Design blockRunner, start of the top module:
module blockRunner(
    input wire CLK,              
    input wire RST_BTN,          
    output wire VGA_HS_O,        
    output wire VGA_VS_O,        
    output reg [3:0] VGA_R,      
    output reg [3:0] VGA_G,      
    output reg [3:0] VGA_B,      
    output wire a, ba, c, d, e, f, g,
    output wire a1, ba1, c1, d1, e1, f1, g1,
    output wire a2, ba2, c2, d2, e2, f2, g2,
    output wire a3, ba3, c3, d3, e3, f3, g3,
    input SW0,
    input KEY0,
    input KEY1,
    input KEY2,
    input KEY3
    );
    wire rst = ~RST_BTN;     
    reg [15:0] cnt;
    reg pix_stb;
    always @(posedge CLK)
        if (RST_BTN == 1'b0)
            {pix_stb, cnt} <= 17'd0;
        else
            {pix_stb, cnt} <= cnt + 16'h8000;   
    wire [9:0] x;   
    wire [8:0] y;   
    vga640x480 display (
        .i_clk(CLK),
        .i_pix_stb(pix_stb),
        .i_rst(rst),
        .o_hs(VGA_HS_O),
        .o_vs(VGA_VS_O),
        .o_x(x),
        .o_y(y)
    );
   	wire backDrop, sun, moon, cloud, cloud2, cloud3;
   	assign backDrop = ((x > 0) & (y > 300) & (x < 640) & (y < 477)) ? 1 : 0;
	assign sun = ((x > 475) & (y > 50) & (x < 550) & (y < 125)) ? 1 : 0;
	assign moon = ((x > 475) & (y > 50) & (x < 550) & (y < 125)) ? 1 : 0;
	assign cloud = ((x > cloud1X) & (x < cloud1Width + cloud1X) & (y > 75) & (y < 125)) ? 1 : 0;
	assign cloud2 = ((x > cloud2X) & (x < cloud2Width + cloud2X) & (y > 100) & (y < 150)) ? 1 : 0;
	assign cloud3 = ((x > cloud3X) & (x < cloud3Width + cloud3X) & (y > 85) & (y < 135)) ? 1 : 0;
	assign star = ((x > 20) & (x < 25) & (y > 50) & (y < 55)) ? 1 : 0;
	assign star1 = ((x > 70) & (x < 75) & (y > 125) & (y < 130)) ? 1 : 0;
	assign star2 = ((x > 100) & (x < 105) & (y > 30) & (y < 35)) ? 1 : 0;
	assign star3 = ((x > 150) & (x < 155) & (y > 65) & (y < 70)) ? 1 : 0;
	assign star4 = ((x > 200) & (x < 205) & (y > 20) & (y < 25)) ? 1 : 0;
	assign star5 = ((x > 240) & (x < 245) & (y > 80) & (y < 85)) ? 1 : 0;
	assign star6 = ((x > 300) & (x < 305) & (y > 90) & (y < 95)) ? 1 : 0;
	assign star7 = ((x > 340) & (x < 345) & (y > 40) & (y < 45)) ? 1 : 0;
	assign star8 = ((x > 410) & (x < 415) & (y > 75) & (y < 80)) ? 1 : 0;
	assign star9 = ((x > 450) & (x < 455) & (y > 90) & (y < 95)) ? 1 : 0;
  ...
export LEC_CHECK = 0
export CAP_MARGIN = 20
export CORE_MARGIN = 2
export CORE_UTILIZATION = 68
export CTS_CLUSTER_SIZE = 47
export SETUP_SLACK_MARGIN = -0.47
export SLEW_MARGIN = 20
create_clock -name core_clock -period 4.65 [get_ports {CLK}]
run.sh (not shown) runs the stock make flow with config.mk's settings and CLKGATE_MAP_FILE=.
The baseline reached the layout checks and failed them: setup timing.
Change:
Settings changed: CORE_UTILIZATION 68 to 40, CTS_CLUSTER_SIZE 47 to unset, SETUP_SLACK_MARGIN -0.47 to unset.
Clock period 4.65 ns to 5.84 ns, I/O delays scaled along.
Outcome:
- Now the flow went through all stages and came out clean
- total power came out lower by 28%
- design area drops by 4.7%
- area after synthesis is unchanged
Change:
Settings changed: ABC_AREA set to 1, CORE_UTILIZATION 40 to 70, CTS_CLUSTER_SIZE set to 16, PLACE_DENSITY_LB_ADDON set to 0.29, SETUP_SLACK_MARGIN set to -0.27.
Clock period 5.84 ns to 4.64 ns, I/O delays scaled along.
=> The changed run produced a layout that fails on setup timing; synthesized area grows by a few percent; power grows by a quarter to a third; non-clock buffer count went up by 53; design area goes up by a few percent; hold slack improves by 0.0044 ns; setup slack loses 0.57 ns; sequential power goes up by about a fifth; via count grows by about a fifth.
Change:
Settings changed: ABC_AREA 1 to unset, CTS_CLUSTER_SIZE 16 to 24, PLACE_DENSITY_LB_ADDON 0.29 to unset, SETUP_SLACK_MARGIN -0.27 to unset.
Clock period 4.64 ns to 6.38 ns, I/O delays scaled along.
After rerunning: The changed run completed with no timing, DRC or antenna violations. Critical path depth goes down by 5. Routed wire length drops by 9.5%. Die size went down by 2.0%. Via count came out lower by 12%. Clock power decreases by 32%. Power shrinks by about 33%. Final cell count is lower by about 17%. Global-route usage goes down by 3.1 points. Worst setup slack improves by 0.58 ns. Hold slack gets better by 0.012 ns.

---

Starting RTL as in the previous note.
export LEC_CHECK = 0
export CAP_MARGIN = 20
export CORE_MARGIN = 2
export CORE_UTILIZATION = 66
export CTS_CLUSTER_SIZE = 47
export SLEW_MARGIN = 20
create_clock -name core_clock -period 6.75 [get_ports {CLK}]
The first run completed without violations.
Rerun with:
--- a/flow/config.mk
+++ b/flow/config.mk
@@ -8,5 +8,5 @@
 export CAP_MARGIN = 20
 export CORE_MARGIN = 2
-export CORE_UTILIZATION = 66
-export CTS_CLUSTER_SIZE = 47
+export CORE_UTILIZATION = 70
+export SETUP_SLACK_MARGIN = -0.27
 export SLEW_MARGIN = 20
==> flow/constraint.sdc (replaced) <==
create_clock -name core_clock -period 4.64 [get_ports {CLK}]
set_input_delay 0.9280 -clock core_clock [delete_from_list [all_inputs] [get_ports {CLK}]]
set_output_delay 0.9280 -clock core_clock [all_outputs]
set_load 0.01 [all_outputs]
Effect: Now the flow produced a layout that fails on negative setup slack; global-route usage rose by 9.2 points; hold slack is better by 0.014 ns; clock skew barely changes.
Rerun with:
--- a/flow/config.mk
+++ b/flow/config.mk
@@ -8,5 +8,4 @@
 export CAP_MARGIN = 20
 export CORE_MARGIN = 2
-export CORE_UTILIZATION = 70
-export SETUP_SLACK_MARGIN = -0.27
+export CORE_UTILIZATION = 9
 export SLEW_MARGIN = 20
==> flow/constraint.sdc (replaced) <==
create_clock -name core_clock -period 10.9 [get_ports {CLK}]
set_input_delay 2.1800 -clock core_clock [delete_from_list [all_inputs] [get_ports {CLK}]]
set_output_delay 2.1800 -clock core_clock [all_outputs]
set_load 0.01 [all_outputs]
After rerunning:
- The new run completed without violations
- cell area grows slightly
- worst hold slack gains 0.017 ns
- count of clock-buffer cells in the layout shrinks by 3
- global-route usage shrinks by 39 points
- wire length shrinks by a quarter to a third
- total power shrinks by well over a third
Rerun with:
--- a/flow/config.mk
+++ b/flow/config.mk
@@ -6,6 +6,9 @@
 export NUM_CORES = 4
 export LEC_CHECK = 0
+export ABC_AREA = 1
 export CAP_MARGIN = 20
 export CORE_MARGIN = 2
-export CORE_UTILIZATION = 9
+export CORE_UTILIZATION = 70
+export HOLD_SLACK_MARGIN = -0.09
+export SETUP_SLACK_MARGIN = 0.99
 export SLEW_MARGIN = 20
==> flow/constraint.sdc (replaced) <==
create_clock -name core_clock -period 5.6 [get_ports {CLK}]
set_input_delay 1.1200 -clock core_clock [delete_from_list [all_inputs] [get_ports {CLK}]]
set_output_delay 1.1200 -clock core_clock [all_outputs]
set_load 0.01 [all_outputs]
The changed run finished clean.
Sequential share of layout area came out higher by 2.0 points.
Routed wire length went up by about 10%.
Core utilization grows by 70 points.
Via count went up by 21%.
Clock-buffer cell count came out higher by 4.

---

blockRunner again, from the RTL that the note above started with.
Design blockRunner, start of the top module:
module blockRunner(
    input wire CLK,              
    input wire RST_BTN,          
    output wire VGA_HS_O,        
    output wire VGA_VS_O,        
    output reg [3:0] VGA_R,      
    output reg [3:0] VGA_G,      
    output reg [3:0] VGA_B,      
    output wire a, ba, c, d, e, f, g,
    output wire a1, ba1, c1, d1, e1, f1, g1,
    output wire a2, ba2, c2, d2, e2, f2, g2,
    output wire a3, ba3, c3, d3, e3, f3, g3,
    input SW0,
    input KEY0,
    input KEY1,
    input KEY2,
    input KEY3
    );
    wire rst = ~RST_BTN;     
    reg [15:0] cnt;
    reg pix_stb;
    always @(posedge CLK)
        if (RST_BTN == 1'b0)
            {pix_stb, cnt} <= 17'd0;
        else
            {pix_stb, cnt} <= cnt + 16'h8000;   
    wire [9:0] x;   
    wire [8:0] y;   
    vga640x480 display (
        .i_clk(CLK),
        .i_pix_stb(pix_stb),
        .i_rst(rst),
        .o_hs(VGA_HS_O),
        .o_vs(VGA_VS_O),
        .o_x(x),
        .o_y(y)
    );
   	wire backDrop, sun, moon, cloud, cloud2, cloud3;
   	assign backDrop = ((x > 0) & (y > 300) & (x < 640) & (y < 477)) ? 1 : 0;
	assign sun = ((x > 475) & (y > 50) & (x < 550) & (y < 125)) ? 1 : 0;
	assign moon = ((x > 475) & (y > 50) & (x < 550) & (y < 125)) ? 1 : 0;
	assign cloud = ((x > cloud1X) & (x < cloud1Width + cloud1X) & (y > 75) & (y < 125)) ? 1 : 0;
	assign cloud2 = ((x > cloud2X) & (x < cloud2Width + cloud2X) & (y > 100) & (y < 150)) ? 1 : 0;
	assign cloud3 = ((x > cloud3X) & (x < cloud3Width + cloud3X) & (y > 85) & (y < 135)) ? 1 : 0;
	assign star = ((x > 20) & (x < 25) & (y > 50) & (y < 55)) ? 1 : 0;
	assign star1 = ((x > 70) & (x < 75) & (y > 125) & (y < 130)) ? 1 : 0;
	assign star2 = ((x > 100) & (x < 105) & (y > 30) & (y < 35)) ? 1 : 0;
	assign star3 = ((x > 150) & (x < 155) & (y > 65) & (y < 70)) ? 1 : 0;
	assign star4 = ((x > 200) & (x < 205) & (y > 20) & (y < 25)) ? 1 : 0;
  ...
Settings: LEC_CHECK=0, ABC_AREA=1, CAP_MARGIN=15, CORE_MARGIN=2, CORE_UTILIZATION=72, CTS_CLUSTER_SIZE=72, HOLD_SLACK_MARGIN=0.06, PLACE_DENSITY=0.73, SETUP_SLACK_MARGIN=0.65, SLEW_MARGIN=20; clock period 5.11 ns.
The baseline finished with setup timing left.
Then changed:
Settings changed: ABC_AREA 1 to unset, CAP_MARGIN 15 to 20, CORE_UTILIZATION 72 to 40, CTS_CLUSTER_SIZE 72 to unset, HOLD_SLACK_MARGIN 0.06 to unset, PLACE_DENSITY 0.73 to unset, SETUP_SLACK_MARGIN 0.65 to unset.
Clock period 5.11 ns to 8.31 ns, I/O delays scaled along.
Result: The changed run finished with timing, DRC and antenna clean; die area came out higher by about 74%; register-to-register slack gets better by 1.6 ns; setup slack gets better by 0.66 ns; combinational power came out lower by 52%; non-clock buffer count came out lower by 123; wire length came out lower by about 18%; worst hold slack gets worse by 0.025 ns; first-iteration DRC count came out lower by about 60%; total power came out lower by about 45%; utilization came out lower by 39 points.
Then changed:
Settings changed: CORE_UTILIZATION 40 to 17.
After rerunning: The new run passed the timing, DRC and antenna checks. Design area goes up by about 5%. Via count fell by 0.95%. Hold slack gets worse by 0.020 ns. Flip-flop count is unchanged. Die area climbs by 130%. Sequential share of layout area shrinks by 1.5 points. Clock skew goes up by 0.013 ns. Clock power increases by about 6%. Sequential power barely changes. Setup slack got worse by 0.23 ns.

---

alpha:
Starting RTL as in the previous note.
export LEC_CHECK = 0
export ABC_AREA = 1
export CAP_MARGIN = 10
export CORE_MARGIN = 2
export CORE_UTILIZATION = 70
export CTS_CLUSTER_SIZE = 73
export HOLD_SLACK_MARGIN = -0.09
export SLEW_MARGIN = 5
create_clock -name core_clock -period 4.62 [get_ports {CLK}]
alpha completed end to end; final checks failed (negative setup slack).
For beta, these inputs were changed with respect to alpha:
Settings: swapping 70 for 62 in CORE_UTILIZATION; swapping 5 for 20 in SLEW_MARGIN; clearing HOLD_SLACK_MARGIN, which used to be -0.09; clearing CTS_CLUSTER_SIZE, which used to be 73; swapping 10 for 20 in CAP_MARGIN; swapping 4.62 for 3.58 in the clock period (ns, I/O delays scaled along).
- [flow] beta | stages: complete | final checks: fail | reason: negative setup slack
- Core utilization before placement ended up 7.8 points lower on beta than on alpha.
- alpha → beta: non-clock buffer count has increased, combinational gate area grew by about 3%, met2 usage in global routing decreased by 6.5 points relative to the old numbers.
- Between alpha and beta, the area added between synthesis and finish is higher for beta.
- In beta the worst stage delay on the critical path turned out 0.02 ns lower than in alpha.
- Summary of beta over alpha: combinational power increased by about 47% relative to the old numbers, total power increased by about 37% relative to the old numbers.
- Fraction of power spent switching nets came out lower on beta than on alpha.
- Final cell area: beta above alpha
## Diff of input files: gamma against beta
Settings: ABC_AREA: 1 -> unset; CORE_UTILIZATION: 62 -> 64; SETUP_SLACK_MARGIN: unset -> 1.98; the clock period (ns, I/O delays scaled along): 3.58 -> 7.38.
### Flow results
Placed cell area in gamma vs beta: down 13%. gamma finished all stages; the layout is clean. Summary — part of the power in combinational logic, gamma relative to beta: lower, by 7.5 points. Of gamma and beta, beta shows the higher power density relative to cell area, with gamma below it. gamma vs beta — slew at the pin closest to its max-slew limit rose 0.10 ns. Global-route usage over all layers: lower on gamma. Comparing gamma and beta, power consumed by sequential cells is lower on gamma. Layout net count, gamma vs beta: down by more than 10%. Comparing the two runs side by side, gamma comes out ahead of beta on via count. Part of the power in registers (lower): beta.

---

Starting RTL as in the previous note.
Settings: LEC_CHECK=0, CAP_MARGIN=15, CELL_PAD_IN_SITES_DETAIL_PLACEMENT=2, CORE_MARGIN=6, CORE_UTILIZATION=68, MAX_ROUTING_LAYER=met4, MIN_ROUTING_LAYER=met2, SLEW_MARGIN=20; clock period 10.0 ns.
The baseline stopped in detailed placement (3_5_place_dp).
Rerun with:
Settings changed: ABC_AREA set to 1, CAP_MARGIN 15 to 35, CORE_MARGIN 6 to 7, CORE_UTILIZATION 68 to 40, CTS_CLUSTER_SIZE set to 84, MIN_ROUTING_LAYER met2 to not set, SETUP_SLACK_MARGIN set to 0.16, SLEW_MARGIN 20 to 0, TNS_END_PERCENT set to 15.
=> Now the flow went through all stages and came out clean; area after synthesis rose by 2.1%; die area climbs by about 70%; synthesized cell count rises by about 20%.
Rerun with:
Settings changed: CAP_MARGIN 35 to 25, CELL_PAD_IN_SITES_GLOBAL_PLACEMENT set to 2, CORE_ASPECT_RATIO set to 0.6, GPL_ROUTABILITY_DRIVEN set to 0, GPL_TIMING_DRIVEN set to 0, MAX_ROUTING_LAYER met4 to met5.
What happened: Non-clock buffer count is higher by 48; hold slack improved by 0.0072 ns; area after synthesis is unchanged; first-iteration DRC count is lower by 50%; die area is higher by 0.33%; maximum frequency is higher by 3.6%.

---

blockRunner again, from the RTL that the note above started with.
Settings: LEC_CHECK=0, ABC_AREA=1, CAP_MARGIN=15, CORE_MARGIN=2, CORE_UTILIZATION=72, CTS_CLUSTER_SIZE=72, HOLD_SLACK_MARGIN=0.06, PLACE_DENSITY=0.73, SETUP_SLACK_MARGIN=1.29, SLEW_MARGIN=20, TNS_END_PERCENT=40; clock period 5.11 ns.
The first run reached the layout checks and failed them: negative setup slack.
==> next run, changes <==
- CAP_MARGIN: 15 -> 40
- CTS_CLUSTER_SIZE: 72 -> 16
- HOLD_SLACK_MARGIN: 0.06 -> unset
- PLACE_DENSITY: 0.73 -> unset
- PLACE_DENSITY_LB_ADDON: unset -> 0.29
- SETUP_SLACK_MARGIN: 1.29 -> -0.27
- TNS_END_PERCENT: 40 -> unset
- clock period: 5.11 -> 4.64 ns (I/O delays scaled with it)
This time the run died in global routing (5_1_grt).
Die area stays the same.
Area after synthesis does not change.
Synthesized cell count is unchanged.
==> next run, changes <==
- ABC_AREA: 1 -> unset
- CAP_MARGIN: 40 -> 20
- CORE_UTILIZATION: 72 -> 40
- CTS_CLUSTER_SIZE: 16 -> unset
- PLACE_DENSITY_LB_ADDON: 0.29 -> unset
- SETUP_SLACK_MARGIN: -0.27 -> 1.05
- clock period: 4.64 -> 8.31 ns (I/O delays scaled with it)
Result:
- With this change the flow ran to the end with no violations
- die area rose by 74%
- synthesized area fell by 2.1%
- synthesized cell count fell by 16%
==> next run, changes <==
- ABC_AREA: unset -> 0
- CORE_UTILIZATION: 40 -> 72
- CTS_CLUSTER_SIZE: unset -> 34
- PLACE_DENSITY_LB_ADDON: unset -> 0.0
- SETUP_SLACK_MARGIN: 1.05 -> 3.15
- clock period: 8.31 -> 11.3 ns (I/O delays scaled with it)
After rerunning: The new run completed with no timing, DRC or antenna violations; routed wire length went up by a few percent; flip-flop count stays the same; design area went down by a few percent; total power went down by a quarter to a third; critical path depth went up by 1; global-route usage went up by 18 points; clock-buffer cell count went down by 6; area after synthesis stays the same; combinational power went down by a quarter to a third; hold slack stays flat.
==> next run, changes <==
- CAP_MARGIN: 20 -> 15
- clock period: 11.3 -> 11.1 ns (I/O delays scaled with it)
Outcome: Via count went down by about 0.46%; total power rose by 0.70%; register-to-register slack barely changes; die area stays the same; critical path depth shrinks by 2.
Power figures rest on the tool's default switching activity, not on a simulated workload.
